## run.sh

```bash
#!/bin/bash
# the make line also repeats each setting of config.mk as NAME=value (left out here)
make -C /OpenROAD-flow-scripts/flow DESIGN_CONFIG=/design/flow/config.mk WORK_HOME=/design/flow/orfs CLKGATE_MAP_FILE= finish
```

## config.mk

```make
export PLATFORM = sky130hd
export DESIGN_NAME = buck_converter_top
export DESIGN_NICKNAME = buck_converter_top
export VERILOG_FILES = /design/flow/design.v
export SDC_FILE = /design/flow/constraint.sdc
export NUM_CORES = 4
export LEC_CHECK = 0
export ABC_AREA = 1
export CAP_MARGIN = 20
export CORE_MARGIN = 2
export CORE_UTILIZATION = 72
export CTS_CLUSTER_DIAMETER = 397
export CTS_CLUSTER_SIZE = 100
export SETUP_SLACK_MARGIN = 0.85
export SLEW_MARGIN = 20
export TNS_END_PERCENT = 15
```

## constraint.sdc

```tcl
create_clock -name core_clock -period 2.93 [get_ports {clk}]
set_input_delay 0.5860 -clock core_clock [delete_from_list [all_inputs] [get_ports {clk}]]
set_output_delay 0.5860 -clock core_clock [all_outputs]
set_load 0.01 [all_outputs]
```

## design.v

```verilog
module adc_interface (
    input wire clk,
    input wire rst_n,
    input wire [11:0] adc_data,
    input wire adc_valid,
    output reg [11:0] voltage_fb,
    output reg data_ready
);
    always @(posedge clk or negedge rst_n) begin
        if (!rst_n) begin
            voltage_fb <= 12'd0;
            data_ready <= 1'b0;
        end else begin
            if (adc_valid) begin
                voltage_fb <= adc_data;
                data_ready <= 1'b1;
            end else begin
                data_ready <= 1'b0;
            end
        end
    end
endmodule
module pid_controller #(
    parameter DATA_WIDTH = 12,
    parameter KP = 16'd100,
    parameter KI = 16'd10,
    parameter KD = 16'd5,
    parameter SETPOINT = 12'd2048
)(
    input wire clk,
    input wire rst_n,
    input wire [DATA_WIDTH-1:0] feedback,
    input wire fb_valid,
    output reg [9:0] control_out,
    output reg out_valid
);
    reg signed [DATA_WIDTH:0] error;
    reg signed [DATA_WIDTH:0] prev_error;
    reg signed [31:0] integral;
    reg signed [DATA_WIDTH:0] derivative;
    reg signed [31:0] p_term, i_term, d_term;
    reg signed [31:0] pid_sum;
    always @(posedge clk or negedge rst_n) begin
        if (!rst_n) begin
            error <= 0;
            prev_error <= 0;
            integral <= 0;
            derivative <= 0;
            p_term <= 0;
            i_term <= 0;
            d_term <= 0;
            pid_sum <= 0;
            control_out <= 10'd512;
            out_valid <= 1'b0;
        end else if (fb_valid) begin
            error <= SETPOINT - feedback;
            prev_error <= error;
            if (integral + error > 32'sd100000)
                integral <= 32'sd100000;
            else if (integral + error < -32'sd100000)
                integral <= -32'sd100000;
            else
                integral <= integral + error;
            derivative <= error - prev_error;
            p_term <= ($signed({16'd0, KP}) * error) >>> 8;
            i_term <= ($signed({16'd0, KI}) * integral) >>> 16;
            d_term <= ($signed({16'd0, KD}) * derivative) >>> 8;
            pid_sum <= p_term + i_term + d_term + 32'sd512;
            if (pid_sum > 32'sd1023)
                control_out <= 10'd1023;
            else if (pid_sum < 32'sd0)
                control_out <= 10'd0;
            else
                control_out <= pid_sum[9:0];
            out_valid <= 1'b1;
        end else begin
            out_valid <= 1'b0;
        end
    end
endmodule
module pwm_generator #(
    parameter CLK_FREQ = 100_000_000,
    parameter PWM_FREQ = 100_000,
    parameter PWM_RESOLUTION = 10
)(
    input wire clk,
    input wire rst_n,
    input wire [PWM_RESOLUTION-1:0] duty_cycle,
    output reg pwm_out
);
    localparam COUNTER_MAX = CLK_FREQ / PWM_FREQ;
    reg [$clog2(COUNTER_MAX)-1:0] counter;
    reg [PWM_RESOLUTION-1:0] duty_reg;
    reg [PWM_RESOLUTION-1:0] compare_val;
    always @(posedge clk or negedge rst_n) begin
        if (!rst_n) begin
            counter <= 0;
            duty_reg <= 0;
            compare_val <= 0;
            pwm_out <= 1'b0;
        end else begin
            if (counter < COUNTER_MAX - 1) begin
                counter <= counter + 1;
            end else begin
                counter <= 0;
                duty_reg <= duty_cycle;
            end
            compare_val <= (duty_reg * COUNTER_MAX) >> PWM_RESOLUTION;
            pwm_out <= (counter < compare_val) ? 1'b1 : 1'b0;
        end
    end
endmodule
module buck_converter_top #(
    parameter CLK_FREQ = 100_000_000,
    parameter PWM_FREQ = 100_000,
    parameter V_REF = 12'd2048,
    parameter KP = 16'd100,
    parameter KI = 16'd10,
    parameter KD = 16'd5
)(
    input wire clk,
    input wire rst_n,
    input wire [11:0] adc_data,
    input wire adc_valid,
    output wire pwm_out,
    output wire [11:0] voltage_monitor,
    output wire [9:0] duty_cycle_monitor
);
    wire [11:0] voltage_fb;
    wire adc_ready;
    wire [9:0] duty_cycle;
    wire pid_valid;
    adc_interface adc_if (
        .clk(clk),
        .rst_n(rst_n),
        .adc_data(adc_data),
        .adc_valid(adc_valid),
        .voltage_fb(voltage_fb),
        .data_ready(adc_ready)
    );
    pid_controller #(
        .DATA_WIDTH(12),
        .KP(KP),
        .KI(KI),
        .KD(KD),
        .SETPOINT(V_REF)
    ) pid_ctrl (
        .clk(clk),
        .rst_n(rst_n),
        .feedback(voltage_fb),
        .fb_valid(adc_ready),
        .control_out(duty_cycle),
        .out_valid(pid_valid)
    );
    pwm_generator #(
        .CLK_FREQ(CLK_FREQ),
        .PWM_FREQ(PWM_FREQ),
        .PWM_RESOLUTION(10)
    ) pwm_gen (
        .clk(clk),
        .rst_n(rst_n),
        .duty_cycle(duty_cycle),
        .pwm_out(pwm_out)
    );
    assign voltage_monitor = voltage_fb;
    assign duty_cycle_monitor = duty_cycle;
endmodule
```

==> results of run 1 <==
-- per-layer routing --
metal,overflow,track usage [%]
met1,5,76.4
met2,101,96.2
met3,4,58.7
met4,79,85.8
met5,0,18.8
-- repair_timing --
| item | 4_1_cts |
|---|---|
| endpoints found under the setup margin | 112 |
| cloned | 0 |
| pin swaps | 106 |
| buffers inserted | 29 |
| gates resized | 233 |
==> job_summary.md, run 1 <==
## Implementation flow summary

| Metric | Value |
|---|---|
| Status | `stopped before the end` |
| Last stage | `global routing (5_1_grt)` |
| Tool error | `[ERROR GRT-0116] Global routing finished with congestion. Check the congestion regions in the DRC Viewer.` |
| Yosys top cell area share | `roughly 28%` |
| Total GRT Usage | `77.9%` |
| Top logic family | `simple AND/OR/NAND/NOR gates` |
| Aoi share | `a little under an eighth` |
| Most common cell in the synthesized netlist | `nand2_1` |
| Num CTS Buffers | `17` |
| FP Util | `72.5%` |
| Dpl cells | `approximately 2800` |
| Total grt overflow | `189` |
| DIE AREA | `0.0247 sq mm` |
| Seq/Total Area, Yosys | `between 20% and 30%` |
| EDFF count, synth | `0` |
| Synth unique cells | `around 48` |
| Mux area share | `0.200%` |
| Die Y | `~160 microns` |
| Syn Inst Count | `2241` |
| XOR Share, Synth | `between 3 and 4%` |
| FP Rows | `between 50 and 60` |
| Synthesized area | `about 0.017 sq mm` |
| Syn Nets | `roughly 2500` |
| Hold Buf Count CTS | `0` |
| Main flop type | `dfrtp_1` |
| Top cells, area | `dfrtp_1, ha_1, nand2_1` |
| Chip width | `between 150 and 200 microns` |
| Core Box Area | `0.0233 sq mm` |
| YS warnings | `3` |
| H-tree levels | `4` |
| Placed wire-length estimate | `about 39 mm` |
| Max clock buf depth | `2` |
| IO Port Bufs | `37` |
| Flops after synth | `~190` |
| Number of top-level pins | `38` |
| Global placer's final weighted congestion | `about 1` |
| CTS root buf | `clkbuf_16` |
| Simple-Gate Area Share | `roughly a quarter` |
| Adder Area Share | `between 20% and 30%` |
| Share of flip-flops with an asynchronous set or reset | `around 100%` |
| Post-DP Area | `just under 0.02 sq mm` |
| Yosys Instances | `2241` |
| CTS sink cnt | `192` |
| DP Worst Slack | `-1150 ps` |
| Avg Cell Area, Syn | `roughly 7.5 sq um` |
| Yosys chip area | `~0.017 sq mm` |
| Post-synth top area cell | `dfrtp_1` |
| Most instantiated cells after synthesis | `nand2_1, inv_1, ha_1` |
==> inputs of run 2 (changes only) <==
ABC_AREA = default   (was 1)
CORE_UTILIZATION = 12   (was 72)
CTS_CLUSTER_DIAMETER = default   (was 397)
CTS_CLUSTER_SIZE = default   (was 100)
SETUP_SLACK_MARGIN = default   (was 0.85)
TNS_END_PERCENT = default   (was 15)
clock period = 11.1 ns   (was 2.93 ns; I/O delays follow)
==> run 2 against run 1 <==
  * The run now finishes clean
  * Synthesized cell count fell by 27%
  * Die size rose to 5.4 times the previous value
  * Area after synthesis fell by 6.5%
==> job_summary.md, run 2 <==
### Metrics collected by this job

| Metric | Value |
|---|---|
| Final setup violation count | `0` |
| Cell Count, Final, Fillers Out | `3411` |
| Largest net degree at the start of global routing | `91` |
| WS Path Type | `flip-flop to flip-flop` |
| Iter 0 DRT Violations | `518` |
| Hold WC Path Type | `flip-flop to flip-flop` |
| Most instantiated cells after synthesis | `ha_1, dfrtp_1, inv_1 (was nand2_1, inv_1, ha_1)` |
| Seq/Total Area, Yosys | `30.5% (was 28.5%)` |
| Aoi share | `16.8% (was 11.5%)` |
| CP Cell Sequence | `buf_4 -> ha_1 -> and3_4 -> and2_4 -> a221oi_2 -> o22ai_1 -> a21o_1 -> nor2_1 -> o21ai_0 -> xor2_1 -> inv_1 -> ha_1 -> nor2_1 -> buf_4 -> nand4_1 -> or2_2 -> o221a_2` |
| Yosys chip area | `0.0158 sq mm (was 0.0169 sq mm)` |
| Chip width | `366 microns (was 157 microns)` |
| XOR Share, Synth | `6.17% (was 3.26%)` |
| Global placer's final weighted congestion | `0.793 (was 0.989)` |
| Normalized max-slew margin | `around 36%` |
| Share of flip-flops with an asynchronous set or reset | `100% (unchanged)` |
| Nets | `just under 2000` |
| Hold Buf Count CTS | `0 (unchanged)` |
| Wire per inst | `just over 10 microns` |
| Largest stage delay on the critical path | `approximately 610 ps` |
| Most common cell in the synthesized netlist | `ha_1 (was nand2_1)` |
| Period utilization | `between 40% and 50%` |
| Status | `timing/DRC/antenna clean (was stopped before the end)` |
| DR vias/cell | `between 3 and 4` |
| DIE AREA | `0.134 sq mm (was 0.0247 sq mm)` |
| FP Rows | `132 (was 56)` |
| Worst Setup EP | `pid_ctrl.integral[5]` |
| Final hold viol count | `0` |
| Setup tns final | `0 ps` |
| Tool Warnings | `35` |
| Slew @ Worst Pin | `965 ps` |
| WHS Path Cells | `2` |
| EDFF count, synth | `0 (unchanged)` |
| Critical path arrival | `between 5000 and 6000 ps` |
| CP Depth | `17` |
| RSZ-0062 raised after global routing | `no` |
| Worst setup SP type | `flip-flop` |
| H-tree levels | `4 (unchanged)` |
| Main flop type | `dfrtp_1 (unchanged)` |
| FF+latch area | `approximately 0.0048 sq mm` |
| Top cells, area | `dfrtp_1, ha_1, fa_1 (was dfrtp_1, ha_1, nand2_1)` |
| Dpl cells | `3379 (was 2820)` |
| FP Util | `12.1% (was 72.5%)` |
| Num CTS Buffers | `17 (unchanged)` |
| Max clock buf depth | `2 (unchanged)` |
| Hold Path End | `pid_ctrl.pid_sum[9]` |
| Fill count | `~15000` |
| CP startpoint | `pid_ctrl.error[12]` |
| Top logic family | `adder cells (was simple AND/OR/NAND/NOR gates)` |
| Max frequency | `between 200 and 250 MHz` |
| Placed wire-length estimate | `26.7 mm (was 38.7 mm)` |
| Syn-to-layout area delta | `19.3%` |
| Ant. Diodes | `0` |
| CP top delay family | `simple AND/OR/NAND/NOR gates` |
| Core Box Area | `0.130 sq mm (was 0.0233 sq mm)` |
| PostCTS Resize Cnt | `0 (was 233)` |
| Max cap viols | `0` |
| CTS sink cnt | `192 (unchanged)` |
| Comb area | `0.0101 sq mm` |
| Yosys Instances | `1645 (was 2241)` |
| Drc violations | `0` |
| Simple-Gate Area Share | `11.8% (was 23.9%)` |
| YS warnings | `3 (unchanged)` |
| Syn Nets | `1945 (was 2541)` |
| Post-synth top area cell | `dfrtp_1 (unchanged)` |
| Req. time, crit path | `around 11000 ps` |
| Flops after synth | `192 (unchanged)` |
| Post-layout minimum cycle time | `4710 ps` |
| Number of top-level pins | `38 (unchanged)` |
| Launch point of the worst reg-to-reg path | `pid_ctrl.error[12]` |
| Clock latency (worst-skew pair) | `approximately 470 ps` |
| WP buf/inv | `3` |
| Min-delay src | `pid_ctrl.pid_sum[9]` |
| Total grt overflow | `0` |
| Vias | `~11000` |
| Post-route ant nets | `0` |
| Mux area share | `3.99% (was 0.200%)` |
| CTS root buf | `clkbuf_16 (unchanged)` |
| Antenna violations before repair | `0` |
| Setup Skew | `about 22 ps` |
| WL final | `between 30 and 40 mm` |
| Worst reg2reg path endpoint | `pid_ctrl.integral[5]` |
| Slowest cell on crit path | `xor2_1` |
| Synth unique cells | `80 (was 48)` |
| Clk slew on worst S/H paths | `about 90 ps` |
| Post-CTS Setup Inserts | `0 (was 29)` |
| Iteration tally of the first detailed-router pass | `5` |
| Synthesized area | `0.0158 sq mm (was 0.0169 sq mm)` |
| Global-route wire length before repair | `58.8 mm` |
| Crit end category | `flip-flop` |
| Yosys top cell area share | `30.3% (was 28.3%)` |
| CTS tree | `done` |
| Adder Area Share | `25.4% (was 23.8%)` |
| IO Port Bufs | `37 (unchanged)` |
| R2R depth | `17` |
| Count of pins over their slew limit | `0` |
| Die Y | `366 microns (was 157 microns)` |
| Register-to-register path setup slack | `between 6000 and 7000 ps` |
| Number of global-route vias before repair | `around 12000` |
| Total GRT Usage | `under 10%` |
| Crit-path max FO | `30` |
| Syn Inst Count | `1645 (was 2241)` |
| Avg Cell Area, Syn | `9.58 sq um (was 7.53 sq um)` |
==> run 2: through the flow <==
step	setup WS, ps	utilization [%]	cell area (sq um)	hold WS (ps)
CTS	6440	14.5	18800	490
floorplan	6720	-	15800	446
global placement	6400	14.0	18200	472
finish	6390	14.5	18800	487
detailed placement	6450	14.0	18200	474
global route	6040	14.5	18800	505
==> run 2: per-layer routing <==
| layer | up-vias | global-route usage [%] | part of all wire [%] |
|---|---|---|---|
| met2 | 89 | 8.90 | 47 |
| met1 | 5483 | 6.84 | 50 |
| met5 | - | 0 | 0 |
| li1 | 5831 | - | - |
| met4 | 0 | 1.08 | 1.3 |
| met3 | 29 | 0.866 | 2.1 |
==> run 2: final cells by class <==
cell class | count | share of cell area, %
Multi-Input combinational cell | 1237 | 53.8
Clock buffer | 17 | 2.26
Sequential cell | 192 | 25.6
Clock inverter | 15 | 1.20
Timing Repair Buffer | 45 | 2.31
Inverter | 163 | 3.25
Tap cell | 1742 | 11.6
==> inputs of run 3 (changes only) <==
CORE_UTILIZATION = 66   (was 12)
CTS_CLUSTER_SIZE = 15   (was default)
SETUP_SLACK_MARGIN = -0.51   (was default)
clock period = 5.17 ns   (was 11.1 ns; I/O delays follow)
==> run 3 against run 2 <==
  * Global-route usage up 22 points
  * Via count up 2.8%
  * Area after synthesis unchanged
  * Die size down 81%
  * Register-to-register slack worse by 6100 ps
  * Setup slack worse by 6100 ps
  * Still clean
==> job_summary.md, run 3 <==
### Metrics collected by this job

| Metric | Value |
|---|---|
| Worst reg2reg path endpoint | `pid_ctrl.integral[10] (was pid_ctrl.integral[5])` |
| Clk slew on worst S/H paths | `90 ps (about the same)` |
| Top cells, area | `dfrtp_1, ha_1, fa_1 (unchanged)` |
| Nets | `1957 (was 1956)` |
| Global placer's final weighted congestion | `0.902 (was 0.793)` |
| Simple-Gate Area Share | `11.8% (unchanged)` |
| Normalized max-slew margin | `40.0% (was 35.7%)` |
| Share of flip-flops with an asynchronous set or reset | `100% (unchanged)` |
| Ant. Diodes | `0 (unchanged)` |
| Chip width | `159 microns (was 366 microns)` |
| Drc violations | `0 (unchanged)` |
| Total GRT Usage | `27.3% (was 5.20%)` |
| Setup Skew | `20.5 ps (was 22.2 ps)` |
| Status | `timing/DRC/antenna clean (unchanged)` |
| CP Depth | `15 (was 17)` |
| Number of top-level pins | `38 (unchanged)` |
| Yosys chip area | `0.0158 sq mm (unchanged)` |
| WL final | `32.6 mm (was 34.4 mm)` |
| CP startpoint | `pid_ctrl.error[12] (unchanged)` |
| WS Path Type | `flip-flop to flip-flop (unchanged)` |
| Min-delay src | `pid_ctrl.derivative[1] (was pid_ctrl.pid_sum[9])` |
| Seq/Total Area, Yosys | `30.5% (unchanged)` |
| DR vias/cell | `5.91 (was 3.35)` |
| Main flop type | `dfrtp_1 (unchanged)` |
| Tool Warnings | `37 (was 35)` |
| Clock latency (worst-skew pair) | `450 ps (was 470 ps)` |
| Yosys top cell area share | `30.3% (unchanged)` |
| Max cap viols | `0 (unchanged)` |
| CP Cell Sequence | `ha_1 -> and3_4 -> and2_4 -> a221oi_2 -> o22ai_1 -> a21o_1 -> a221oi_4 -> a211o_1 -> nand2_1 -> a2111oi_0 -> nand4_1 -> ha_1 -> nand2b_1 -> nor2_1 -> a211o_1 (was buf_4 -> ha_1 -> and3_4 -> and2_4 -> a221oi_2 -> o22ai_1 -> a21o_1 -> nor2_1 -> o21ai_0 -> xor2_1 -> inv_1 -> ha_1 -> nor2_1 -> buf_4 -> nand4_1 -> or2_2 -> o221a_2)` |
| Max frequency | `204 MHz (was 212 MHz)` |
| CTS root buf | `clkbuf_16 (unchanged)` |
| DIE AREA | `0.0251 sq mm (was 0.134 sq mm)` |
| Die Y | `159 microns (was 366 microns)` |
| Worst Setup EP | `pid_ctrl.integral[10] (was pid_ctrl.integral[5])` |
| Final setup violation count | `0 (unchanged)` |
| Hold WC Path Type | `flip-flop to flip-flop (unchanged)` |
| FP Rows | `56 (was 132)` |
| Post-synth top area cell | `dfrtp_1 (unchanged)` |
| CTS sink cnt | `192 (unchanged)` |
| Hold Buf Count CTS | `0 (unchanged)` |
| Most common cell in the synthesized netlist | `ha_1 (unchanged)` |
| Iteration tally of the first detailed-router pass | `5 (unchanged)` |
| Wire per inst | `16.4 microns (was 10.1 microns)` |
| WHS Path Cells | `2 (unchanged)` |
| Req. time, crit path | `5500 ps (was 11460 ps)` |
| Core Box Area | `0.0235 sq mm (was 0.130 sq mm)` |
| H-tree levels | `4 (unchanged)` |
| Antenna violations before repair | `0 (unchanged)` |
| Mux area share | `3.99% (unchanged)` |
| Critical path arrival | `5230 ps (was 5070 ps)` |
| Adder Area Share | `25.4% (unchanged)` |
| Global-route wire length before repair | `54.9 mm (was 58.8 mm)` |
| XOR Share, Synth | `6.17% (unchanged)` |
| Post-route ant nets | `0 (unchanged)` |
| Post-CTS Setup Inserts | `0 (unchanged)` |
| Final hold viol count | `0 (unchanged)` |
| Syn Nets | `1945 (unchanged)` |
| CTS tree | `done (unchanged)` |
| Launch point of the worst reg-to-reg path | `pid_ctrl.error[12] (unchanged)` |
| Largest net degree at the start of global routing | `99 (was 91)` |
| Crit end category | `flip-flop (unchanged)` |
| Register-to-register path setup slack | `270 ps (was 6390 ps)` |
| Synth unique cells | `80 (unchanged)` |
| Avg Cell Area, Syn | `9.58 sq um (unchanged)` |
| Largest stage delay on the critical path | `820 ps (was 610 ps)` |
| Syn Inst Count | `1645 (unchanged)` |
| CP top delay family | `AND-OR/OR-AND gates (was simple AND/OR/NAND/NOR gates)` |
| Post-layout minimum cycle time | `4900 ps (was 4710 ps)` |
| Most instantiated cells after synthesis | `ha_1, dfrtp_1, inv_1 (unchanged)` |
| Count of pins over their slew limit | `0 (unchanged)` |
| Period utilization | `94.8% (was 42.4%)` |
| Top logic family | `adder cells (unchanged)` |
| R2R depth | `15 (was 17)` |
| IO Port Bufs | `37 (unchanged)` |
| Num CTS Buffers | `17 (unchanged)` |
| WP buf/inv | `0 (was 3)` |
| Flops after synth | `192 (unchanged)` |
| Max clock buf depth | `2 (unchanged)` |
| Slew @ Worst Pin | `900 ps (was 965 ps)` |
| Vias | `11753 (was 11432)` |
| Hold Path End | `pid_ctrl.derivative[1] (was pid_ctrl.pid_sum[9])` |
| Aoi share | `16.8% (unchanged)` |
| Post-DP Area | `0.0164 sq mm (was 0.0182 sq mm)` |
| Syn-to-layout area delta | `8.21% (was 19.3%)` |
| Total grt overflow | `0 (unchanged)` |
| PostCTS Resize Cnt | `0 (unchanged)` |
| Final Cell Area | `0.0171 sq mm (was 0.0188 sq mm)` |
| Placed wire-length estimate | `25.0 mm (was 26.7 mm)` |
| Number of global-route vias before repair | `11462 (was 11658)` |
| EDFF count, synth | `0 (unchanged)` |
| Worst setup SP type | `flip-flop (unchanged)` |
| WHS | `498 ps (was 487 ps)` |
| Synthesized area | `0.0158 sq mm (unchanged)` |
| Slowest cell on crit path | `dfrtp_1 (was xor2_1)` |
| Final core utilization | `72.7% (was 14.5%)` |
| Crit-path max FO | `20 (was 30)` |
| Iter 0 DRT Violations | `712 (was 518)` |
| YS warnings | `3 (unchanged)` |
| FP Util | `67.2% (was 12.1%)` |
| Yosys Instances | `1645 (unchanged)` |
run 3: area by class of cell:
class,count,area (sq um)
Multi-Input combinational cell,1237,10100
Fill cell,1772,6410
Sequential cell,192,4810
Inverter,163,612
Timing Repair Buffer,46,467
Clock buffer,17,425
Tap cell,319,399
Clock inverter,15,225
run 3: metal layers:
| metal | track usage [%] | wire length [microns] |
|---|---|---|
| met3 | 4.38 | 1180 |
| met5 | 0 | 0 |
| met1 | 35.3 | 14700 |
| met4 | 8.11 | 824 |
| met2 | 47.5 | 15900 |
run 3: stage by stage:
| step | instances | setup WS [ps] | setup TNS [ps] |
|---|---|---|---|
| final | 1989 | 267 | 0 |
| after global routing | 1989 | -93.6 | -497 |
| after CTS | 1989 | 303 | 0 |
| after detailed placement | 1957 | 316 | 0 |
| after global placement | 1957 | 407 | 0 |
| after floorplan | 1645 | 787 | 0 |
==> inputs of run 4 (changes only) <==
ABC_AREA = 1   (was default)
CORE_UTILIZATION = 69   (was 66)
CTS_CLUSTER_DIAMETER = 33   (was default)
CTS_CLUSTER_SIZE = default   (was 15)
SETUP_SLACK_MARGIN = 0.37   (was -0.51)
clock period = 3.45 ns   (was 5.17 ns; I/O delays follow)
==> run 4 against run 3 <==
  * Final cell count grew 37%
  * Highest routed layer unchanged
  * Design area grew 22%
  * The layout now fails its checks (negative setup slack)
==> job_summary.md, run 4 <==
### Metrics collected by this job

| Metric | Value |
|---|---|
| Tool Warnings | `40 (was 37)` |
| Total grt overflow | `0 (unchanged)` |
| Number of global-route vias before repair | `16148 (was 11462)` |
| FP Rows | `57 (was 56)` |
| Period utilization | `125% (was 94.8%)` |
| CP startpoint | `pwm_gen.duty_reg[2] (was pid_ctrl.error[12])` |
| Mux area share | `0.200% (was 3.99%)` |
| Final worst setup slack | `-878 ps (was 267 ps)` |
| Antenna violations before repair | `0 (unchanged)` |
| Largest stage delay on the critical path | `580 ps (was 820 ps)` |
| Count of pins over their slew limit | `0 (unchanged)` |
| Global-route wire length before repair | `79.1 mm (was 54.9 mm)` |
| Layout check failures | `negative setup slack` |
| Core Box Area | `0.0242 sq mm (was 0.0235 sq mm)` |
| Metal1 wirelength | `20.1 mm (was 14.7 mm)` |
| Most common cell in the synthesized netlist | `nand2_1 (was ha_1)` |
| Syn Inst Count | `2241 (was 1645)` |
| CP top delay family | `adder cells (was AND-OR/OR-AND gates)` |
| Most frequent CP cell | `fa_1` |
| Global placer's final weighted congestion | `0.955 (was 0.902)` |
| FP Util | `69.8% (was 67.2%)` |
| Synth unique cells | `48 (was 80)` |
| Req. time, crit path | `3810 ps (was 5500 ps)` |
| Synthesized area | `0.0169 sq mm (was 0.0158 sq mm)` |
| Largest net degree at the start of global routing | `91 (was 99)` |
| Drc violations | `0 (unchanged)` |
| WP buf/inv | `6 (was 0)` |
| WHS | `280 ps (was 498 ps)` |
| RSZ-0062 raised after global routing | `yes` |
| YS warnings | `3 (unchanged)` |
| Die Y | `160 microns (was 159 microns)` |
| XOR Share, Synth | `3.26% (was 6.17%)` |
| Worst Setup EP | `pwm_gen.compare_val[7] (was pid_ctrl.integral[10])` |
| IO Port Bufs | `37 (unchanged)` |
| Comb area | `0.0120 sq mm (was 0.0101 sq mm)` |
| Max cap viols | `0 (unchanged)` |
| H-tree levels | `4 (unchanged)` |
| Top cells, area | `dfrtp_1, ha_1, nand2_1 (was dfrtp_1, ha_1, fa_1)` |
| Register-to-register path setup slack | `-880 ps (was 270 ps)` |
| Crit-path max FO | `3 (was 20)` |
| Setup Skew | `19.6 ps (was 20.5 ps)` |
| CTS tree | `done (unchanged)` |
| Dpl cells | `2635 (was 1957)` |
| Main flop type | `dfrtp_1 (unchanged)` |
| CP Depth | `18 (was 15)` |
| Critical path arrival | `4690 ps (was 5230 ps)` |
| Fill count | `1255 (was 1772)` |
| Syn Nets | `2541 (was 1945)` |
| Crit end category | `flip-flop (unchanged)` |
| Iter 0 DRT Violations | `2163 (was 712)` |
| WL final | `56.6 mm (was 32.6 mm)` |
| EDFF count, synth | `0 (unchanged)` |
| Met3 routed WL | `5.16 mm (was 1.18 mm)` |
| Worst reg2reg path endpoint | `pwm_gen.compare_val[7] (was pid_ctrl.integral[10])` |
| Syn-to-layout area delta | `23.1% (was 8.21%)` |
| Launch point of the worst reg-to-reg path | `pwm_gen.duty_reg[2] (was pid_ctrl.error[12])` |
| Flops after synth | `192 (unchanged)` |
| CTS sink cnt | `192 (unchanged)` |
| Seq/Total Area, Yosys | `28.5% (was 30.5%)` |
| Worst setup SP type | `flip-flop (unchanged)` |
| Iteration tally of the first detailed-router pass | `8 (was 5)` |
| Met2 wire length | `27.0 mm (was 15.9 mm)` |
| Most instantiated cells after synthesis | `nand2_1, inv_1, ha_1 (was ha_1, dfrtp_1, inv_1)` |
| Aoi share | `11.5% (was 16.8%)` |
| WS Path Type | `flip-flop to flip-flop (unchanged)` |
| Status | `complete, but fails checks (was timing/DRC/antenna clean)` |
| Yosys Instances | `2241 (was 1645)` |
| Nets | `2697 (was 1957)` |
| Chip width | `160 microns (was 159 microns)` |
| Number of top-level pins | `38 (unchanged)` |
| Slew @ Worst Pin | `745 ps (was 900 ps)` |
| Simple-Gate Area Share | `23.9% (was 11.8%)` |
| DIE AREA | `0.0257 sq mm (was 0.0251 sq mm)` |
| Final hold viol count | `0 (unchanged)` |
| Clock latency (worst-skew pair) | `450 ps (about the same)` |
| Top layer in use | `met4 (unchanged)` |
| Hold WC Path Type | `input pin to async pin (was flip-flop to flip-flop)` |
| Vias | `17219 (was 11753)` |
| Post-route ant nets | `0 (unchanged)` |
| Clk slew on worst S/H paths | `80 ps (was 90 ps)` |
| CP Cell Sequence | `fa_1 -> inv_1 -> fa_1 -> inv_1 -> fa_1 -> inv_1 -> fa_1 -> inv_2 -> ha_4 -> nand2_4 -> o21ai_4 -> nand2_2 -> o2111ai_4 -> nand2_2 -> a21oi_4 -> buf_4 -> buf_4 -> xor2_1 (was ha_1 -> and3_4 -> and2_4 -> a221oi_2 -> o22ai_1 -> a21o_1 -> a221oi_4 -> a211o_1 -> nand2_1 -> a2111oi_0 -> nand4_1 -> ha_1 -> nand2b_1 -> nor2_1 -> a211o_1)` |
| Placed wire-length estimate | `33.1 mm (was 25.0 mm)` |
| Share of flip-flops with an asynchronous set or reset | `100% (unchanged)` |
| R2R depth | `18 (was 15)` |
| Slowest cell on crit path | `fa_1 (was dfrtp_1)` |
| Max clock buf depth | `2 (unchanged)` |
| Num CTS Buffers | `17 (unchanged)` |
| Post-layout minimum cycle time | `4330 ps (was 4900 ps)` |
| Post-synth top area cell | `dfrtp_1 (unchanged)` |
| Avg Cell Area, Syn | `7.53 sq um (was 9.58 sq um)` |
| Cell Count, Final, Fillers Out | `2733 (was 1989)` |
| Wire per inst | `20.7 microns (was 16.4 microns)` |
| Hold Buf Count CTS | `0 (unchanged)` |
| Total GRT Usage | `38.3% (was 27.3%)` |
| Yosys top cell area share | `28.3% (was 30.3%)` |
| Normalized max-slew margin | `50.4% (was 40.0%)` |
| Ant. Diodes | `0 (unchanged)` |
| DR vias/cell | `6.30 (was 5.91)` |
| FF+latch area | `0.00483 sq mm (was 0.00481 sq mm)` |
| Yosys chip area | `0.0169 sq mm (was 0.0158 sq mm)` |
| Adder Area Share | `23.8% (was 25.4%)` |
| Top logic family | `simple AND/OR/NAND/NOR gates (was adder cells)` |
| Max frequency | `231 MHz (was 204 MHz)` |
| Final setup violation count | `46 (was 0)` |
| CTS root buf | `clkbuf_16 (unchanged)` |
run 4: through the flow:
stage	setup TNS, ps	utilization [%]	area [sq um]	setup WS, ps
final	-14330	85.9	20800	-878
after global routing	-18680	85.9	20800	-977
after CTS	-3920	82.4	19900	-557
after detailed placement	-4380	75.5	18300	-551
after global placement	-2600	75.5	18300	-427
after floorplan	-1380	-	17100	-355
run 4: what timing repair did:
item / 4_1_cts / 5_1_grt
gates resized: 187 / 156
setup endpoints to repair: 64 / 69
hold endpoints to repair: 0 / 0
cloned: 2 / 0
setup buffers: 38 / 26
pin swaps: 88 / 79
run 4: routing by layer:
layer	track usage (%)	vias to the layer above
li1	-	7556
met1	46.7	8011
met2	66.9	1236
met3	5.76	416
met4	18.5	0
met5	0	-
run 4: layout make-up:
class	count	share of cell area [%]
repair buffers	179	7.74
clock buffers	18	2.07
clock inverters	13	0.717
multi-input cells	1660	57.9
well taps	324	1.95
flip-flops and latches	192	23.3
inverters	347	6.34
==> inputs of run 5 (changes only) <==
CELL_PAD_IN_SITES_DETAIL_PLACEMENT = 0   (was default)
CELL_PAD_IN_SITES_GLOBAL_PLACEMENT = 0   (was default)
CORE_MARGIN = 3   (was 2)
CORE_UTILIZATION = 72   (was 69)
CTS_CLUSTER_DIAMETER = 56   (was 33)
GPL_ROUTABILITY_DRIVEN = 1   (was default)
GPL_TIMING_DRIVEN = 1   (was default)
MAX_ROUTING_LAYER = met5   (was default)
PLACE_DENSITY_LB_ADDON = 0.03   (was default)
SETUP_SLACK_MARGIN = 1.04   (was 0.37)
SLEW_MARGIN = 25   (was 20)
clock period = 3.64 ns   (was 3.45 ns; I/O delays follow)
==> run 5 against run 4 <==
  * The run now fails in global routing (5_1_grt)
  * Area after synthesis unchanged
  * Die size fell by 1.6%
  * Synthesized cell count did not move
==> job_summary.md, run 5 <==
## Implementation flow summary

| Metric | Value |
|---|---|
| Num CTS Buffers | `17 (unchanged)` |
| Simple-Gate Area Share | `23.9% (unchanged)` |
| Hold Buf Count CTS | `0 (unchanged)` |
| Most instantiated cells after synthesis | `nand2_1, inv_1, ha_1 (unchanged)` |
| FP Rows | `55 (was 57)` |
| Global placer's final weighted congestion | `0.950 (was 0.955)` |
| Top cells, area | `dfrtp_1, ha_1, nand2_1 (unchanged)` |
| Top logic family | `simple AND/OR/NAND/NOR gates (unchanged)` |
| H-tree levels | `4 (unchanged)` |
| YS warnings | `3 (unchanged)` |
| Aoi share | `11.5% (unchanged)` |
| IO Port Bufs | `37 (unchanged)` |
| Main flop type | `dfrtp_1 (unchanged)` |
| Core Box Area | `0.0228 sq mm (was 0.0242 sq mm)` |
| Yosys top cell area share | `28.3% (unchanged)` |
| Adder Area Share | `23.8% (unchanged)` |
| Syn Inst Count | `2241 (unchanged)` |
| Share of flip-flops with an asynchronous set or reset | `100% (unchanged)` |
| CTS root buf | `clkbuf_16 (unchanged)` |
| Flops after synth | `192 (unchanged)` |
| Most common cell in the synthesized netlist | `nand2_1 (unchanged)` |
| Status | `stopped before the end (was complete, but fails checks)` |
| Placed wire-length estimate | `33.9 mm (was 33.1 mm)` |
| EDFF count, synth | `0 (unchanged)` |
| XOR Share, Synth | `3.26% (unchanged)` |
| CTS sink cnt | `192 (unchanged)` |
| Mux area share | `0.200% (unchanged)` |
| Yosys Instances | `2241 (unchanged)` |
| Synth unique cells | `48 (unchanged)` |
| Seq/Total Area, Yosys | `28.5% (unchanged)` |
| Syn Nets | `2541 (unchanged)` |
| Avg Cell Area, Syn | `7.53 sq um (unchanged)` |
| Chip width | `159 microns (was 160 microns)` |
| Max clock buf depth | `2 (unchanged)` |
| Last stage | `global routing (5_1_grt)` |
| Tool error | `[ERROR DPL-0038] Utilization greater than 100%, impossible to legalize` |
| Post-synth top area cell | `dfrtp_1 (unchanged)` |
| DIE AREA | `0.0253 sq mm (was 0.0257 sq mm)` |
| Synthesized area | `0.0169 sq mm (unchanged)` |
| Yosys chip area | `0.0169 sq mm (unchanged)` |
| Die Y | `159 microns (was 160 microns)` |
| FP Util | `73.8% (was 69.8%)` |
| Number of top-level pins | `38 (unchanged)` |
## run 5: stage by stage
step                setup WS [ps]  area [sq um]  cells
floorplan                    -165         17500   2241
global placement             -221         18400   2589
detailed placement           -381         18400   2589
CTS                          -350         21100   2709
## run 5: what timing repair did
action                                  4_1_cts
endpoints found under the setup margin       82
buffers inserted                             82
gates resized                               290
gates cloned                                  6
pin swaps                                   131
==> inputs of run 6 (changes only) <==
ABC_AREA = default   (was 1)
CELL_PAD_IN_SITES_DETAIL_PLACEMENT = default   (was 0)
CELL_PAD_IN_SITES_GLOBAL_PLACEMENT = default   (was 0)
CORE_MARGIN = 2   (was 3)
CORE_UTILIZATION = 10   (was 72)
CTS_CLUSTER_DIAMETER = default   (was 56)
GPL_ROUTABILITY_DRIVEN = default   (was 1)
GPL_TIMING_DRIVEN = default   (was 1)
MAX_ROUTING_LAYER = default   (was met5)
PLACE_DENSITY_LB_ADDON = default   (was 0.03)
SETUP_SLACK_MARGIN = default   (was 1.04)
SLEW_MARGIN = 20   (was 25)
clock period = 11.8 ns   (was 3.64 ns; I/O delays follow)
==> run 6 against run 5 <==
  * Area after synthesis is 6.5% lower
  * Synthesized cell count decreased by 27%
  * The run now finishes clean
  * Die size increased to 6.4 times the previous value
==> job_summary.md, run 6 <==
### Metrics collected by this job

| Metric | Value |
|---|---|
| DR vias/cell | `3.12` |
| Flops after synth | `192 (unchanged)` |
| Main flop type | `dfrtp_1 (unchanged)` |
| Global placer's final weighted congestion | `0.787 (was 0.950)` |
| Req. time, crit path | `12180 ps` |
| Slowest cell on crit path | `nand2b_1` |
| Die Y | `401 microns (was 159 microns)` |
| Top cells, area | `dfrtp_1, ha_1, fa_1 (was dfrtp_1, ha_1, nand2_1)` |
| RSZ-0062 raised after global routing | `no` |
| Antenna violations before repair | `1` |
| WP buf/inv | `1` |
| Num CTS Buffers | `17 (unchanged)` |
| Seq/Total Area, Yosys | `30.5% (was 28.5%)` |
| FP Util | `10.1% (was 73.8%)` |
| Worst Setup EP | `pid_ctrl.integral[9]` |
| Post-route ant nets | `0` |
| Synthesized area | `0.0158 sq mm (was 0.0169 sq mm)` |
| YS warnings | `3 (unchanged)` |
| Crit end category | `flip-flop` |
| Clock latency (worst-skew pair) | `roughly 500 ps` |
| Critical path arrival | `about 5100 ps` |
| Hold Path End | `pwm_gen.counter[0]` |
| WL final | `35.2 mm` |
| Number of global-route vias before repair | `between 10000 and 15000` |
| Yosys top cell area share | `30.3% (was 28.3%)` |
| DP Worst Slack | `7080 ps (was -381 ps)` |
| Iteration tally of the first detailed-router pass | `5` |
| Vias | `roughly 12000` |
| Syn-to-layout area delta | `22.0%` |
| CP Depth | `16` |
| Max cap viols | `0` |
| Launch point of the worst reg-to-reg path | `pid_ctrl.error[12]` |
| Adder Area Share | `25.4% (was 23.8%)` |
| H-tree levels | `4 (unchanged)` |
| Register-to-register path setup slack | `between 7000 and 8000 ps` |
| Syn Nets | `1945 (was 2541)` |
| Period utilization | `39.9%` |
| EDFF count, synth | `0 (unchanged)` |
| Final setup violation count | `0` |
| Placed wire-length estimate | `27.7 mm (was 33.9 mm)` |
| Total grt overflow | `0` |
| Setup tns final | `0 ps` |
| Core Box Area | `0.156 sq mm (was 0.0228 sq mm)` |
| Post-synth top area cell | `dfrtp_1 (unchanged)` |
| Yosys Instances | `1645 (was 2241)` |
| CTS tree | `done` |
| PostCTS Resize Cnt | `0 (was 290)` |
| Synth unique cells | `80 (was 48)` |
| Max clock buf depth | `2 (unchanged)` |
| Number of top-level pins | `38 (unchanged)` |
| Hold Buf Count CTS | `0 (unchanged)` |
| Max frequency | `between 200 and 250 MHz` |
| Final hold viol count | `0` |
| CP top delay family | `AND-OR/OR-AND gates` |
| Fill count | `around 18000` |
| Count of pins over their slew limit | `0` |
| Post-CTS Setup Inserts | `0 (was 82)` |
| CTS sink cnt | `192 (unchanged)` |
| Slew @ Worst Pin | `between 800 and 900 ps` |
| Yosys chip area | `0.0158 sq mm (was 0.0169 sq mm)` |
| Mux area share | `3.99% (was 0.200%)` |
| Most instantiated cells after synthesis | `ha_1, dfrtp_1, inv_1 (was nand2_1, inv_1, ha_1)` |
| Top logic family | `adder cells (was simple AND/OR/NAND/NOR gates)` |
| Simple-Gate Area Share | `11.8% (was 23.9%)` |
| Post-DP Area | `0.0185 sq mm (was 0.0184 sq mm)` |
| Syn Inst Count | `1645 (was 2241)` |
| Post-layout minimum cycle time | `between 4000 and 5000 ps` |
| Drc violations | `0` |
| Final Cell Area | `0.0192 sq mm` |
| IO Port Bufs | `37 (unchanged)` |
| WHS Path Cells | `1` |
| Most common cell in the synthesized netlist | `ha_1 (was nand2_1)` |
| Setup Skew | `between 20 and 30 ps` |
| Largest stage delay on the critical path | `540 ps` |
| Iter 0 DRT Violations | `approximately 630` |
| Ant. Diodes | `0` |
| Worst reg2reg path endpoint | `pid_ctrl.integral[9]` |
| Nets | `around 2000` |
| Global-route wire length before repair | `slightly above 60 mm` |
| CTS root buf | `clkbuf_16 (unchanged)` |
| Final worst setup slack | `between 7000 and 8000 ps` |
| Worst setup SP type | `flip-flop` |
| Normalized max-slew margin | `40.5%` |
| DIE AREA | `0.161 sq mm (was 0.0253 sq mm)` |
| R2R depth | `16` |
| Min-delay src | `pwm_gen.counter[0]` |
| Aoi share | `16.8% (was 11.5%)` |
| Avg Cell Area, Syn | `9.58 sq um (was 7.53 sq um)` |
| FP Rows | `145 (was 55)` |
| Share of flip-flops with an asynchronous set or reset | `100% (unchanged)` |
| Hold WC Path Type | `flip-flop to flip-flop` |
| Crit-path max FO | `30` |
| Tool Warnings | `36` |
| Total GRT Usage | `around 4.5%` |
| Wire per inst | `9.45 microns` |
| Clk slew on worst S/H paths | `80 ps` |
| CP startpoint | `pid_ctrl.error[12]` |
| Largest net degree at the start of global routing | `119` |
| WS Path Type | `flip-flop to flip-flop` |
| Chip width | `401 microns (was 159 microns)` |
| CP Cell Sequence | `buf_4 -> ha_1 -> and3_4 -> and2_4 -> a221oi_2 -> o22ai_1 -> a21o_1 -> a221oi_4 -> a211o_1 -> nand2_1 -> a2111oi_0 -> nand4_1 -> ha_1 -> nand2b_1 -> nor2_1 -> a211o_1` |
| Status | `timing/DRC/antenna clean (was stopped before the end)` |
| XOR Share, Synth | `6.17% (was 3.26%)` |
-- run 6: through the flow --
stage | util [%] | hold slack, ps | cells
detailed placement | 11.9 | 473 | 3694
CTS | 12.3 | 490 | 3726
floorplan | - | 446 | 1645
global route | 12.3 | 530 | 3727
global placement | 11.9 | 472 | 3693
finish | 12.3 | 490 | 3727
-- run 6: area by class of cell --
cell class / count / area, sq um / area share [%]
clock buffers: 17 / 425 / 2.21
clock inverters: 15 / 228 / 1.18
inverters: 163 / 612 / 3.18
multi-input cells: 1237 / 10100 / 52.6
flip-flops and latches: 192 / 4810 / 25.0
well taps: 2058 / 2570 / 13.4
repair buffers: 45 / 462 / 2.40
-- run 6: metal layers --
layer  wire (microns)  global-route usage [%]  vias to the layer above
met5               13                       0                        -
met4              607                    1.41                        2
met3              832                   0.805                       36
met2            16800                    7.63                      111
met1            17000                    5.87                     5633
li1                 -                       -                     5848
==> inputs of run 7 (changes only) <==
CAP_MARGIN = 5   (was 20)
CELL_PAD_IN_SITES_DETAIL_PLACEMENT = 2   (was default)
CELL_PAD_IN_SITES_GLOBAL_PLACEMENT = 3   (was default)
CORE_UTILIZATION = 40   (was 10)
CTS_CLUSTER_DIAMETER = 197   (was default)
CTS_CLUSTER_SIZE = 66   (was default)
GPL_ROUTABILITY_DRIVEN = 1   (was default)
HOLD_SLACK_MARGIN = -0.05   (was default)
MAX_ROUTING_LAYER = met4   (was default)
SLEW_MARGIN = 30   (was 20)
TNS_END_PERCENT = 10   (was default)
clock period = 10.0 ns   (was 11.8 ns; I/O delays follow)
==> run 7 against run 6 <==
  * Critical path type unchanged
  * Register-to-register slack got worse by 1900 ps
  * Largest cell class unchanged
  * Area after synthesis unchanged
  * Die size decreased by 74%
==> job_summary.md, run 7 <==
### Metrics collected by this job

| Metric | Value |
|---|---|
| Status | `timing/DRC/antenna clean (unchanged)` |
| Fill count | `4190 (was 17818)` |
| Global placer's final weighted congestion | `0.804 (was 0.787)` |
| Cell Count, Final, Fillers Out | `2187 (was 3727)` |
| Yosys top cell area share | `30.3% (unchanged)` |
| Tool Warnings | `37 (was 36)` |
| CP Cell Sequence | `buf_4 -> ha_1 -> a21oi_1 -> o21ai_1 -> a221oi_2 -> o22ai_1 -> a21o_1 -> a221oi_4 -> a211o_1 -> nand2_1 -> a2111oi_0 -> nand4_1 -> ha_1 -> nor2_1 -> buf_4 -> nand4_1 -> or2_2 -> o221a_2 (was buf_4 -> ha_1 -> and3_4 -> and2_4 -> a221oi_2 -> o22ai_1 -> a21o_1 -> a221oi_4 -> a211o_1 -> nand2_1 -> a2111oi_0 -> nand4_1 -> ha_1 -> nand2b_1 -> nor2_1 -> a211o_1)` |
| Count of pins over their slew limit | `0 (unchanged)` |
| Slew @ Worst Pin | `795 ps (was 893 ps)` |
| Setup tns final | `0 ps (unchanged)` |
| Post-layout minimum cycle time | `4850 ps (was 4710 ps)` |
| Yosys Instances | `1645 (unchanged)` |
| Normalized max-slew margin | `46.1% (was 40.5%)` |
| Iter 0 DRT Violations | `360 (was 634)` |
| Drc violations | `0 (unchanged)` |
| Crit-path max FO | `30 (unchanged)` |
| FF+latch area | `0.00481 sq mm (unchanged)` |
| Num CTS Buffers | `17 (unchanged)` |
| DP Worst Slack | `5160 ps (was 7080 ps)` |
| Nets | `1956 (unchanged)` |
| Number of top-level pins | `38 (unchanged)` |
| WP buf/inv | `2 (was 1)` |
| IO Port Bufs | `37 (unchanged)` |
| DR vias/cell | `5.50 (was 3.12)` |
| CP startpoint | `pid_ctrl.error[12] (unchanged)` |
| Min-delay src | `pid_ctrl.pid_sum[5] (was pwm_gen.counter[0])` |
| Placed wire-length estimate | `33.7 mm (was 27.7 mm)` |
| Antenna violations before repair | `0 (was 1)` |
| Dpl cells | `2155 (was 3694)` |
| Crit end category | `flip-flop (unchanged)` |
| H-tree levels | `4 (unchanged)` |
| PostCTS Resize Cnt | `0 (unchanged)` |
| Main flop type | `dfrtp_1 (unchanged)` |
| Hold Path End | `pid_ctrl.pid_sum[5] (was pwm_gen.counter[0])` |
| Hold Buf Count CTS | `0 (unchanged)` |
| Seq/Total Area, Yosys | `30.5% (unchanged)` |
| Chip width | `203 microns (was 401 microns)` |
| Post-synth top area cell | `dfrtp_1 (unchanged)` |
| Comb area | `0.0101 sq mm (about the same)` |
| Setup Skew | `15.2 ps (was 29.5 ps)` |
| Aoi share | `16.8% (unchanged)` |
| Syn-to-layout area delta | `9.23% (was 22.0%)` |
| Synthesized area | `0.0158 sq mm (unchanged)` |
| EDFF count, synth | `0 (unchanged)` |
| Worst reg2reg path endpoint | `pid_ctrl.integral[5] (was pid_ctrl.integral[9])` |
| Final hold viol count | `0 (unchanged)` |
| Ant. Diodes | `0 (unchanged)` |
| Top cells, area | `dfrtp_1, ha_1, fa_1 (unchanged)` |
| Total grt overflow | `0 (unchanged)` |
| RSZ-0062 raised after global routing | `no (unchanged)` |
| CP Depth | `18 (was 16)` |
| CTS tree | `done (unchanged)` |
| Final setup violation count | `0 (unchanged)` |
| Synth unique cells | `80 (unchanged)` |
| Iteration tally of the first detailed-router pass | `4 (was 5)` |
| CP top delay family | `AND-OR/OR-AND gates (unchanged)` |
| WS Path Type | `flip-flop to flip-flop (unchanged)` |
| Total GRT Usage | `22.7% (was 4.54%)` |
| Most instantiated cells after synthesis | `ha_1, dfrtp_1, inv_1 (unchanged)` |
| FP Rows | `72 (was 145)` |
| Syn Inst Count | `1645 (unchanged)` |
| XOR Share, Synth | `6.17% (unchanged)` |
| Number of global-route vias before repair | `13580 (was 11873)` |
| Clock latency (worst-skew pair) | `490 ps (was 500 ps)` |
| Req. time, crit path | `10370 ps (was 12180 ps)` |
| Worst setup SP type | `flip-flop (unchanged)` |
| Launch point of the worst reg-to-reg path | `pid_ctrl.error[12] (unchanged)` |
| Largest stage delay on the critical path | `520 ps (was 540 ps)` |
| R2R depth | `18 (was 16)` |
| Simple-Gate Area Share | `11.8% (unchanged)` |
| Critical path arrival | `5220 ps (was 5090 ps)` |
| Clk slew on worst S/H paths | `80 ps (about the same)` |
| Share of flip-flops with an asynchronous set or reset | `100% (unchanged)` |
| Max cap viols | `0 (unchanged)` |
| Hold WC Path Type | `flip-flop to flip-flop (unchanged)` |
| Max clock buf depth | `2 (unchanged)` |
| YS warnings | `3 (unchanged)` |
| Flops after synth | `192 (unchanged)` |
| CTS root buf | `clkbuf_16 (unchanged)` |
| FP Util | `40.7% (was 10.1%)` |
| Worst Setup EP | `pid_ctrl.integral[5] (was pid_ctrl.integral[9])` |
| Period utilization | `48.5% (was 39.9%)` |
| Syn Nets | `1945 (unchanged)` |
| WL final | `42.8 mm (was 35.2 mm)` |
| Most common cell in the synthesized netlist | `ha_1 (unchanged)` |
| Yosys chip area | `0.0158 sq mm (unchanged)` |
| Final worst setup slack | `5150 ps (was 7090 ps)` |
| Die Y | `203 microns (was 401 microns)` |
| Post-route ant nets | `0 (unchanged)` |
| Final core utilization | `44.5% (was 12.3%)` |
| DIE AREA | `0.0410 sq mm (was 0.161 sq mm)` |
| Global-route wire length before repair | `71.5 mm (was 60.5 mm)` |
| Vias | `12039 (was 11630)` |
| Adder Area Share | `25.4% (unchanged)` |
| WHS Path Cells | `2 (was 1)` |
| Post-CTS Setup Inserts | `0 (unchanged)` |
| Avg Cell Area, Syn | `9.58 sq um (unchanged)` |
| Wire per inst | `19.6 microns (was 9.45 microns)` |
| Largest net degree at the start of global routing | `78 (was 119)` |
| Mux area share | `3.99% (unchanged)` |
| Top logic family | `adder cells (unchanged)` |
| Register-to-register path setup slack | `5150 ps (was 7090 ps)` |
| Slowest cell on crit path | `a2111oi_0 (was nand2b_1)` |
| Core Box Area | `0.0387 sq mm (was 0.156 sq mm)` |
| Max frequency | `206 MHz (was 212 MHz)` |
| CTS sink cnt | `192 (unchanged)` |
## run 7: layout make-up
| type | instances | area share (%) |
|---|---|---|
| clock buffer | 19 | 2.57 |
| tap | 518 | 3.76 |
| sequential | 192 | 27.9 |
| multi-input combinational | 1237 | 58.8 |
| inverter | 163 | 3.55 |
| clock inverter | 13 | 0.814 |
| timing repair buffer | 45 | 2.54 |
## run 7: stage by stage
stage	area [sq um]	hold slack [ps]
6_report	17200	493
4_1_cts	17200	506
3_3_place_gp	16600	468
5_1_grt	17200	546
2_1_floorplan	15800	446
3_5_place_dp	16600	488
## run 7: metal layers
| layer | vias to the layer above | share of wire (%) | GRT usage (%) |
|---|---|---|---|
| li1 | 5810 | - | - |
| met1 | 6099 | 46 | 27.7 |
| met2 | 89 | 50 | 39.2 |
| met3 | 41 | 1.4 | 2.62 |
| met4 | 0 | 2.0 | 7.69 |
| met5 | - | 0 | - |
==> inputs of run 8 (changes only) <==
CAP_MARGIN = 20   (was 5)
CELL_PAD_IN_SITES_DETAIL_PLACEMENT = 0   (was 2)
CELL_PAD_IN_SITES_GLOBAL_PLACEMENT = 0   (was 3)
CORE_MARGIN = 10   (was 2)
CORE_UTILIZATION = 33   (was 40)
CTS_CLUSTER_DIAMETER = 56   (was 197)
CTS_CLUSTER_SIZE = 89   (was 66)
GPL_TIMING_DRIVEN = 1   (was default)
HOLD_SLACK_MARGIN = default   (was -0.05)
MAX_ROUTING_LAYER = met5   (was met4)
SETUP_SLACK_MARGIN = 0.25   (was default)
SLEW_MARGIN = 40   (was 30)
TNS_END_PERCENT = 80   (was 10)
clock period = 8.13 ns   (was 10.0 ns; I/O delays follow)
==> run 8 against run 7 <==
  * Sequential share of layout area fell by 0.20 points
  * Via count fell by 2.7%
  * Critical path type unchanged
  * Largest cell class unchanged
==> job_summary.md, run 8 <==
### Metrics collected by this job

| Metric | Value |
|---|---|
| Status | `timing/DRC/antenna clean (unchanged)` |
| Main flop type | `dfrtp_1 (unchanged)` |
| Drc violations | `0 (unchanged)` |
| Max cap viols | `0 (unchanged)` |
| Clock latency (worst-skew pair) | `460 ps (was 490 ps)` |
| Tool Warnings | `37 (unchanged)` |
| Total GRT Usage | `12.4% (was 22.7%)` |
| Share of flip-flops with an asynchronous set or reset | `100% (unchanged)` |
| Synth unique cells | `80 (unchanged)` |
| Largest net degree at the start of global routing | `116 (was 78)` |
| Wire per inst | `14.9 microns (was 19.6 microns)` |
| Global-route wire length before repair | `58.6 mm (was 71.5 mm)` |
| CP Depth | `17 (was 18)` |
| FP Rows | `80 (was 72)` |
| DIE AREA | `0.0569 sq mm (was 0.0410 sq mm)` |
| Mux area share | `3.99% (unchanged)` |
| Hold Buf Count CTS | `0 (unchanged)` |
| Aoi share | `16.8% (unchanged)` |
| Launch point of the worst reg-to-reg path | `pid_ctrl.error[12] (unchanged)` |
| Crit-path max FO | `30 (unchanged)` |
| Hold WC Path Type | `flip-flop to flip-flop (unchanged)` |
| Yosys chip area | `0.0158 sq mm (unchanged)` |
| Iteration tally of the first detailed-router pass | `5 (was 4)` |
| Dpl cells | `2253 (was 2155)` |
| Core Box Area | `0.0474 sq mm (was 0.0387 sq mm)` |
| CTS root buf | `clkbuf_16 (unchanged)` |
| Global placer's final weighted congestion | `0.872 (was 0.804)` |
| IO Port Bufs | `37 (unchanged)` |
| Vias | `11719 (was 12039)` |
| CP top delay family | `simple AND/OR/NAND/NOR gates (was AND-OR/OR-AND gates)` |
| Ant. Diodes | `0 (unchanged)` |
| CP startpoint | `pid_ctrl.error[12] (unchanged)` |
| Top cells, area | `dfrtp_1, ha_1, fa_1 (unchanged)` |
| Yosys Instances | `1645 (unchanged)` |
| Adder Area Share | `25.4% (unchanged)` |
| Met3 Usage GRT | `1.67% (was 2.62%)` |
| Max clock buf depth | `2 (unchanged)` |
| Normalized max-slew margin | `47.0% (was 46.1%)` |
| Yosys top cell area share | `30.3% (unchanged)` |
| Simple-Gate Area Share | `11.8% (unchanged)` |
| Total grt overflow | `0 (unchanged)` |
| Syn-to-layout area delta | `10.0% (was 9.23%)` |
| Period utilization | `57.9% (was 48.5%)` |
| PostCTS Resize Cnt | `0 (unchanged)` |
| WL final | `34.0 mm (was 42.8 mm)` |
| CTS sink cnt | `192 (unchanged)` |
| CP Cell Sequence | `buf_4 -> ha_1 -> and3_4 -> and2_4 -> a221oi_2 -> o22ai_1 -> a21o_1 -> nor2_1 -> o21ai_0 -> xor2_1 -> inv_1 -> ha_1 -> nor2_1 -> buf_4 -> nand4_1 -> or2_2 -> o221a_2 (was buf_4 -> ha_1 -> a21oi_1 -> o21ai_1 -> a221oi_2 -> o22ai_1 -> a21o_1 -> a221oi_4 -> a211o_1 -> nand2_1 -> a2111oi_0 -> nand4_1 -> ha_1 -> nor2_1 -> buf_4 -> nand4_1 -> or2_2 -> o221a_2)` |
| WS Path Type | `flip-flop to flip-flop (unchanged)` |
| GR Util met2 | `20.5% (was 39.2%)` |
| Most common cell in the synthesized netlist | `ha_1 (unchanged)` |
| Setup Skew | `12.1 ps (was 15.2 ps)` |
| Setup tns final | `0 ps (unchanged)` |
| Flops after synth | `192 (unchanged)` |
| Number of global-route vias before repair | `11911 (was 13580)` |
| YS warnings | `3 (unchanged)` |
| Syn Inst Count | `1645 (unchanged)` |
| Largest stage delay on the critical path | `540 ps (was 520 ps)` |
| Final worst setup slack | `3420 ps (was 5150 ps)` |
| Crit end category | `flip-flop (unchanged)` |
| Syn Nets | `1945 (unchanged)` |
| Worst Setup EP | `pid_ctrl.integral[5] (unchanged)` |
| Slew @ Worst Pin | `784 ps (was 795 ps)` |
| Critical path arrival | `5050 ps (was 5220 ps)` |
| Count of pins over their slew limit | `0 (unchanged)` |
| Seq/Total Area, Yosys | `30.5% (unchanged)` |
| DR vias/cell | `5.13 (was 5.50)` |
| Hold Path End | `pwm_gen.counter[0] (was pid_ctrl.pid_sum[5])` |
| Placed wire-length estimate | `26.5 mm (was 33.7 mm)` |
| CTS tree | `done (unchanged)` |
| EDFF count, synth | `0 (unchanged)` |
| WHS Path Cells | `1 (was 2)` |
| Clk slew on worst S/H paths | `80 ps (about the same)` |
| Max frequency | `212 MHz (was 206 MHz)` |
| Synthesized area | `0.0158 sq mm (unchanged)` |
| Number of top-level pins | `38 (unchanged)` |
| DP Worst Slack | `3430 ps (was 5160 ps)` |
| R2R depth | `17 (was 18)` |
| Most instantiated cells after synthesis | `ha_1, dfrtp_1, inv_1 (unchanged)` |
| Final setup violation count | `0 (unchanged)` |
| Worst setup SP type | `flip-flop (unchanged)` |
| Layer with the highest usage | `met2 (unchanged)` |
| FP Util | `33.2% (was 40.7%)` |
| XOR Share, Synth | `6.17% (unchanged)` |
| Chip width | `239 microns (was 203 microns)` |
| Min-delay src | `pwm_gen.counter[0] (was pid_ctrl.pid_sum[5])` |
| Antenna violations before repair | `0 (unchanged)` |
| Req. time, crit path | `8470 ps (was 10370 ps)` |
| Nets | `1957 (was 1956)` |
| Die Y | `239 microns (was 203 microns)` |
| H-tree levels | `4 (unchanged)` |
| Final hold viol count | `0 (unchanged)` |
| Post-synth top area cell | `dfrtp_1 (unchanged)` |
| Iter 0 DRT Violations | `632 (was 360)` |
| WP buf/inv | `3 (was 2)` |
| Top logic family | `adder cells (unchanged)` |
| Register-to-register path setup slack | `3420 ps (was 5150 ps)` |
| Slowest cell on crit path | `xor2_1 (was a2111oi_0)` |
| Post-layout minimum cycle time | `4710 ps (was 4850 ps)` |
| Cell Count, Final, Fillers Out | `2285 (was 2187)` |
| Worst reg2reg path endpoint | `pid_ctrl.integral[5] (unchanged)` |
| Post-CTS Setup Inserts | `0 (unchanged)` |
| GR Layer Usage met1 | `16.5% (was 27.7%)` |
| Num CTS Buffers | `17 (unchanged)` |
| Avg Cell Area, Syn | `9.58 sq um (unchanged)` |
| Post-route ant nets | `0 (unchanged)` |
| RSZ-0062 raised after global routing | `no (unchanged)` |
==> run 8: per-stage QoR <==
| stage | util, % | hold WS [ps] | area (sq um) |
|---|---|---|---|
| after floorplan | - | 446 | 15800 |
| after global placement | 35.3 | 467 | 16700 |
| after detailed placement | 35.4 | 479 | 16800 |
| after CTS | 36.6 | 490 | 17300 |
| after global routing | 36.6 | 508 | 17300 |
| final | 36.6 | 480 | 17300 |
==> run 8: layout make-up <==
type / instances / area (sq um)
clock buffer: 20 / 467
clock inverter: 12 / 100
fill: 4800 / 30100
inverter: 163 / 612
multi-input combinational: 1237 / 10100
sequential: 192 / 4810
tap: 615 / 769
timing repair buffer: 46 / 464
==> run 8: layer usage <==
layer	vias up	part of all wire, %
li1	5828	-
met4	0	1.6
met3	34	2.6
met1	5710	50
met2	147	46
met5	-	0
